## CannyEdge
module CannyEdge(dAddrRegRow, dAddrRegCol, bWE, bCE, InData, OutData,
	OPMode, bOPEnable, dReadReg, dWriteReg,	clk, rst_b);
	input 	[2:0]						dAddrRegRow, dAddrRegCol;  
	input									bWE, bCE;  
	input 	[8-1:0] 	InData;
	output 	[8-1:0] 	OutData;
	reg     	[8-1:0] 	OutData;
	input 	[2:0]						OPMode;   
	input 								bOPEnable;  
	input 	[3:0]						dReadReg, dWriteReg;
	input									clk, rst_b;
	reg   [8-1:0]			regX[0:24];	 
	reg 	[8-1:0]			regY[0:24];	 
	reg 	[8-1:0]			regZ[0:24];	 
	wire 	[8-1:0]			gf[0:24];	 
	wire signed [31:0]	sobelX[0:8]; 
	wire signed [31:0]	sobelY[0:8]; 
	reg 	[8-1:0]			Out_gf, Out_gradient, Out_direction, Out_bThres;
	parameter 							dThresHigh = 15;
	parameter							dThresLow = 10;
	reg 		[31:0]					tpSum, Sum;
	reg		[1:0]						IntSignal;
	reg signed	 	[31:0] 			Gx, Gy, fGx, fGy, Gxadd, Gyadd, Gxyadd, fGx_t;
	reg signed	[1:0]					dx, dy;
	integer 								i, j, k;
	assign gf[0] =1;  assign gf[1] =3;  assign gf[2]=4;   assign gf[3]=3;   assign gf[4]=1;
	assign gf[5] =3;  assign gf[6] =7;  assign gf[7]=10;  assign gf[8]=7;   assign gf[9]=3;
	assign gf[10]=4;  assign gf[11]=10; assign gf[12]=16; assign gf[13]=10; assign gf[14]=4;
	assign gf[15]=3;  assign gf[16]=7;  assign gf[17]=10; assign gf[18]=7;  assign gf[19]=3;
  ...
Size in the first run: about 6,600 cells after synthesis, roughly 640 flip-flops, roughly 38 I/O pins, about 68,000 µm² of cells after synthesis.
make LEC_CHECK=0 CAP_MARGIN=40 CORE_ASPECT_RATIO=0.71 CORE_MARGIN=2 CORE_UTILIZATION=72 CTS_CLUSTER_DIAMETER=96 MAX_ROUTING_LAYER=met4 SETUP_SLACK_MARGIN=0.46 SLEW_MARGIN=20 finish   # period 8.55 ns
run.sh (not shown) runs the stock make flow with config.mk's settings and CLKGATE_MAP_FILE=.
The starting point reached the layout checks and failed them: setup timing.
Edit:
CAP_MARGIN = 20   (was 40)
CORE_ASPECT_RATIO = not set   (was 0.71)
CORE_UTILIZATION = 9   (was 72)
CTS_CLUSTER_DIAMETER = not set   (was 96)
MAX_ROUTING_LAYER = not set   (was met4)
PLACE_DENSITY = 0.6   (was not set)
SETUP_SLACK_MARGIN = not set   (was 0.46)
clock period = 18.1 ns   (was 8.55 ns; I/O delays follow)
Outcome:
- Now the flow went through all stages and came out clean
- count of clock-buffer cells in the layout came out lower by 1
- hold slack hardly moves
- setup slack improved by 8400 ps
- first-iteration DRC count shrinks by 42%
- non-clock buffer count goes down by 296
- die size rose to 7.9 times its value
- critical path depth increases by 2
- combinational power came out lower by 64%
- global-route usage drops by 41 points

Starting RTL as in the previous note.
clock: 7.0 ns
lec_check: 0
abc_area: 1
cap_margin: 20
cell_pad_in_sites_detail_placement: 1
core_aspect_ratio: 0.73
core_margin: 3
core_utilization: 20
gpl_timing_driven: 1
hold_slack_margin: 0.15
max_routing_layer: met4
min_routing_layer: met1
place_density_lb_addon: 0.12
setup_slack_margin: 2.08
slew_margin: 30
The first run reached the layout checks and failed them: negative setup slack.
Rerun with:
Settings changed: ABC_AREA 1 to default, CELL_PAD_IN_SITES_DETAIL_PLACEMENT 1 to default, CORE_ASPECT_RATIO 0.73 to default, CORE_MARGIN 3 to 2, CORE_UTILIZATION 20 to 71, CTS_CLUSTER_SIZE from default to 25, GPL_TIMING_DRIVEN 1 to default, HOLD_SLACK_MARGIN 0.15 to default, MAX_ROUTING_LAYER met4 to default, MIN_ROUTING_LAYER met1 to default, PLACE_DENSITY from default to 0.64, PLACE_DENSITY_LB_ADDON 0.12 to default, SETUP_SLACK_MARGIN 2.08 to -0.64, SLEW_MARGIN 30 to 20.
Clock period 7.0 ns to 9.0 ns, I/O delays scaled along.
The changed run finished with negative setup slack left.
Wire length falls by about 40%.
Cell area shrinks by 19%.
Synthesized cell count came out lower by 26%.
Rerun with:
Settings changed: CORE_UTILIZATION 71 to 68, CTS_CLUSTER_SIZE 25 to default, PLACE_DENSITY 0.64 to 0.6, SETUP_SLACK_MARGIN -0.64 to default.
Clock period 9.0 ns to 10.4 ns, I/O delays scaled along.
This time the run finished clean.
Clock-buffer cell count came out higher by 8.
Die size rose by 4.4%.
Cell count goes down by 1.6%.
Synthesized cell count does not change.
Total power drops by 17%.
Worst setup slack gets better by 0.84 ns.
Routed wire length came out higher by 3.5%.
Design area went down by 1.5%.
Rerun with:
Settings changed: CAP_MARGIN 20 to 0, CORE_UTILIZATION 68 to 72, CTS_CLUSTER_DIAMETER from default to 79, PLACE_DENSITY 0.6 to default.
Clock period 10.4 ns to 7.86 ns, I/O delays scaled along.
Effect: Now the flow finished but failed the layout checks on negative setup slack. Design area increases by a few percent. Total power goes up by well over a third. Routed wire length climbs by roughly a tenth. Non-clock buffer count rose by 405. Global-route usage climbs by 6.8 points. Count of clock-buffer cells in the layout went down by 5.

CannyEdge again, from the RTL that the note above started with.
Settings: LEC_CHECK=0, ABC_AREA=1, CAP_MARGIN=30, CELL_PAD_IN_SITES_DETAIL_PLACEMENT=2, CORE_ASPECT_RATIO=1.17, CORE_MARGIN=3, CORE_UTILIZATION=21, CTS_CLUSTER_SIZE=33, GPL_ROUTABILITY_DRIVEN=0, MAX_ROUTING_LAYER=met5, MIN_ROUTING_LAYER=met1, SETUP_SLACK_MARGIN=2.21, SLEW_MARGIN=20; clock period 16.3 ns.
The first run died in global routing (5_1_grt) (GRT-0232).
Next try:
==> flow/config.mk (replaced) <==
export PLATFORM = sky130hd
export DESIGN_NAME = CannyEdge
export DESIGN_NICKNAME = CannyEdge
export VERILOG_FILES = /design/flow/design.v
export SDC_FILE = /design/flow/constraint.sdc
export NUM_CORES = 4
export LEC_CHECK = 0
export CAP_MARGIN = 20
export CORE_MARGIN = 2
export CORE_UTILIZATION = 40
export MAX_ROUTING_LAYER = met4
export PLACE_DENSITY = 0.6
export SLEW_MARGIN = 20
==> flow/constraint.sdc (replaced) <==
create_clock -name core_clock -period 17.9 [get_ports {clk}]
set_input_delay 3.5800 -clock core_clock [delete_from_list [all_inputs] [get_ports {clk}]]
set_output_delay 3.5800 -clock core_clock [all_outputs]
set_load 0.01 [all_outputs]
This time the run ran to the end with no violations.
Die area drops by 50%.
Synthesized area is lower by about 5%.
Synthesized cell count drops by about 26%.
Next try:
--- a/flow/config.mk
+++ b/flow/config.mk
@@ -11 +10,0 @@
-export MAX_ROUTING_LAYER = met4
==> flow/constraint.sdc (replaced) <==
create_clock -name core_clock -period 10.4 [get_ports {clk}]
set_input_delay 2.0800 -clock core_clock [delete_from_list [all_inputs] [get_ports {clk}]]
set_output_delay 2.0800 -clock core_clock [all_outputs]
set_load 0.01 [all_outputs]
After rerunning:
- sequential share of layout area fell by 0.13 points
- sequential power rose by about 70%
- clock-buffer cell count fell by 9
- worst setup slack gets worse by 7.1 ns
- synthesized area does not change
- total power rose by about 75%
- final area rose by about 0.6%
- register-to-register slack gets worse by 7.1 ns
- global-route usage fell by 0.87 points
Next try:
--- a/flow/config.mk
+++ b/flow/config.mk
@@ -7,0 +8 @@
+export ABC_AREA = 1
@@ -10 +11,3 @@
-export CORE_UTILIZATION = 40
+export CORE_UTILIZATION = 72
+export CTS_CLUSTER_DIAMETER = 371
+export CTS_CLUSTER_SIZE = 99
@@ -12,0 +16 @@
+export TNS_END_PERCENT = 10
==> flow/constraint.sdc (replaced) <==
create_clock -name core_clock -period 6.49 [get_ports {clk}]
set_input_delay 1.2980 -clock core_clock [delete_from_list [all_inputs] [get_ports {clk}]]
set_output_delay 1.2980 -clock core_clock [all_outputs]
set_load 0.01 [all_outputs]
Effect:
- The changed run did not get past global routing (5_1_grt) on ODB-0269
- die size goes down by 41%
- synthesized cell count is higher by 36%
- synthesized area climbs by 5.1%

CannyEdge again, from the RTL that the note above started with.
Settings: LEC_CHECK=0, ABC_AREA=1, CAP_MARGIN=20, CORE_MARGIN=2, CORE_UTILIZATION=72, CTS_CLUSTER_DIAMETER=94, PLACE_DENSITY_LB_ADDON=0.07, SETUP_SLACK_MARGIN=2.3, SLEW_MARGIN=20; clock period 7.99 ns.
The starting point failed in global routing.
Then changed:
==> flow/config.mk (replaced) <==
export PLATFORM = sky130hd
export DESIGN_NAME = CannyEdge
export DESIGN_NICKNAME = CannyEdge
export VERILOG_FILES = /design/flow/design.v
export SDC_FILE = /design/flow/constraint.sdc
export NUM_CORES = 4
export LEC_CHECK = 0
export CAP_MARGIN = 20
export CORE_MARGIN = 2
export CORE_UTILIZATION = 55
export PLACE_DENSITY = 0.6
export SLEW_MARGIN = 20
==> flow/constraint.sdc (replaced) <==
create_clock -name core_clock -period 10.4 [get_ports {clk}]
set_input_delay 2.0800 -clock core_clock [delete_from_list [all_inputs] [get_ports {clk}]]
set_output_delay 2.0800 -clock core_clock [all_outputs]
set_load 0.01 [all_outputs]
What happened:
- With this change the flow finished clean
- area after synthesis decreases by 4.8%
- die size increases by 24%
- synthesized cell count decreases by 26%
Then changed:
--- a/flow/config.mk
+++ b/flow/config.mk
@@ -6,7 +6,10 @@
 export NUM_CORES = 4
 export LEC_CHECK = 0
-export CAP_MARGIN = 20
+export CAP_MARGIN = 0
 export CORE_MARGIN = 2
-export CORE_UTILIZATION = 55
+export CORE_UTILIZATION = 72
+export CTS_CLUSTER_DIAMETER = 374
+export CTS_CLUSTER_SIZE = 10
 export PLACE_DENSITY = 0.6
 export SLEW_MARGIN = 20
+export TNS_END_PERCENT = 5
==> flow/constraint.sdc (replaced) <==
create_clock -name core_clock -period 12.1 [get_ports {clk}]
set_input_delay 2.4200 -clock core_clock [delete_from_list [all_inputs] [get_ports {clk}]]
set_output_delay 2.4200 -clock core_clock [all_outputs]
set_load 0.01 [all_outputs]
Cell area went down by 1.2%. Total power falls by 18%. Core utilization rises by 17 points. Routed wire length rose by 5.4%. Worst setup slack improved by 1.2 ns. Register-to-register slack is better by 1.2 ns. Clock power falls by 22%. Hold slack got worse by 0.0066 ns. Global-route usage goes up by 13 points.
Then changed:
==> flow/config.mk (replaced) <==
export PLATFORM = sky130hd
export DESIGN_NAME = CannyEdge
export DESIGN_NICKNAME = CannyEdge
export VERILOG_FILES = /design/flow/design.v
export SDC_FILE = /design/flow/constraint.sdc
export NUM_CORES = 4
export LEC_CHECK = 0
export CAP_MARGIN = 20
export CORE_MARGIN = 2
export CORE_UTILIZATION = 69
export PLACE_DENSITY = 0.6
export SLEW_MARGIN = 20
==> flow/constraint.sdc (replaced) <==
create_clock -name core_clock -period 16.7 [get_ports {clk}]
set_input_delay 3.3400 -clock core_clock [delete_from_list [all_inputs] [get_ports {clk}]]
set_output_delay 3.3400 -clock core_clock [all_outputs]
set_load 0.01 [all_outputs]
What happened: Combinational power fell by about 22%. Non-clock buffer count shrinks by 11. Worst hold slack is better by 0.038 ns. Final area hardly moves. Final cell count is higher by about 0.4%. Wire length goes down by about 3.3%. Sequential power fell by 28%. Critical path depth is lower by 3. Global-route usage shrinks by 3.6 points. Utilization is lower by 2.8 points.
Then changed:
--- a/flow/config.mk
+++ b/flow/config.mk
@@ -8,5 +8,7 @@
 export CAP_MARGIN = 20
 export CORE_MARGIN = 2
-export CORE_UTILIZATION = 69
-export PLACE_DENSITY = 0.6
+export CORE_UTILIZATION = 71
+export CTS_CLUSTER_SIZE = 100
+export PLACE_DENSITY = 0.64
+export SETUP_SLACK_MARGIN = 3.09
 export SLEW_MARGIN = 20
==> flow/constraint.sdc (replaced) <==
create_clock -name core_clock -period 10.7 [get_ports {clk}]
set_input_delay 2.1400 -clock core_clock [delete_from_list [all_inputs] [get_ports {clk}]]
set_output_delay 2.1400 -clock core_clock [all_outputs]
set_load 0.01 [all_outputs]
After rerunning:
- clock skew goes up by 0.030 ns
- utilization climbs by 4.5 points
- final area went up by 3.6%
- wire length came out higher by 2.8%
- first-iteration DRC count drops by about 1.3%
- power goes up by 67%
- non-clock buffer count climbs by 100
- worst setup slack degrades by 5.0 ns
- register-to-register slack is worse by 5.0 ns
Then changed:
--- a/flow/config.mk
+++ b/flow/config.mk
@@ -8,7 +8,5 @@
 export CAP_MARGIN = 20
 export CORE_MARGIN = 2
-export CORE_UTILIZATION = 71
-export CTS_CLUSTER_SIZE = 100
-export PLACE_DENSITY = 0.64
-export SETUP_SLACK_MARGIN = 3.09
+export CORE_UTILIZATION = 66
+export PLACE_DENSITY = 0.6
 export SLEW_MARGIN = 20
==> flow/constraint.sdc (replaced) <==
create_clock -name core_clock -period 8.17 [get_ports {clk}]
set_input_delay 1.6340 -clock core_clock [delete_from_list [all_inputs] [get_ports {clk}]]
set_output_delay 1.6340 -clock core_clock [all_outputs]
set_load 0.01 [all_outputs]
What happened: The changed run completed, yet does not pass: setup timing; via count drops by 0.39%; cell count climbs by 4.4%; die area climbs by 7.5%; cell area climbs by 1.9%; total power climbs by 32%; worst setup slack degrades by 2.4 ns; clock power climbs by 31%; wire length drops by 0.40%; worst hold slack improves by 0.0059 ns.

## indigo
CannyEdge again, from the RTL that the note above started with.
clock: 8.17 ns
lec_check: 0
cap_margin: 5
core_margin: 2
core_utilization: 72
cts_cluster_diameter: 93
place_density: 0.65
setup_slack_margin: 0.82
slew_margin: 20
Although indigo finished all stages, its layout failed final checks on setup timing.
Relative to indigo, the following input files were edited for quartz:
--- a/flow/config.mk
+++ b/flow/config.mk
@@ -8,0 +9 @@
+export CORE_ASPECT_RATIO = 0.71
@@ -11,3 +12,3 @@
-export CTS_CLUSTER_DIAMETER = 93
-export PLACE_DENSITY = 0.65
-export SETUP_SLACK_MARGIN = 0.82
+export CTS_CLUSTER_DIAMETER = 135
+export MAX_ROUTING_LAYER = met4
+export SETUP_SLACK_MARGIN = 0.46
==> flow/constraint.sdc <==
create_clock -name core_clock -period 8.55 [get_ports {clk}]
set_input_delay 1.7100 -clock core_clock [delete_from_list [all_inputs] [get_ports {clk}]]
set_output_delay 1.7100 -clock core_clock [all_outputs]
set_load 0.01 [all_outputs]
quartz: all stages done; final checks FAILED (setup timing). Met1 capacity usage during global routing: indigo and quartz compared, lower one is indigo. NOTE: area added between synthesis and finish in quartz falls short of that of indigo. Between quartz and indigo, it is quartz whose number of tap cells added at floorplan is lower, by 0.48%. Taking indigo as the reference point, the non-clock buffering overhead in the final layout of quartz falls by 1.0 points. quartz ends up with a average wire length per cell after detail routing that is 1.1 um lower than in indigo. Between quartz and indigo, it is quartz whose worst reg2reg path depth is higher, by about 5.4%. quartz vs. indigo: part of the total power dissipated in the clock network went down by 0.7 points.
The following lists how harbor was set up differently from quartz:
--- a/flow/config.mk
+++ b/flow/config.mk
@@ -8,2 +8 @@
-export CAP_MARGIN = 5
-export CORE_ASPECT_RATIO = 0.71
+export CAP_MARGIN = 20
@@ -12,3 +11,3 @@
-export CTS_CLUSTER_DIAMETER = 135
-export MAX_ROUTING_LAYER = met4
-export SETUP_SLACK_MARGIN = 0.46
+export CTS_CLUSTER_DIAMETER = 94
+export PLACE_DENSITY = 0.6
+export SETUP_SLACK_MARGIN = 1.36
==> flow/constraint.sdc <==
create_clock -name core_clock -period 7.99 [get_ports {clk}]
set_input_delay 1.5980 -clock core_clock [delete_from_list [all_inputs] [get_ports {clk}]]
set_output_delay 1.5980 -clock core_clock [all_outputs]
set_load 0.01 [all_outputs]
Results
Not one of quartz and harbor finished clean.
From the logs: harbor reached the end of the flow and failed the layout checks with setup timing.
The diode insertion count for antenna repair in harbor sits 9 above the value recorded for quartz.
In harbor the setup TNS turned out 16.67 ns lower than in quartz.
Summary: total power, harbor worse than quartz
No activity file was given, so power comes from the tool's default toggle rates.
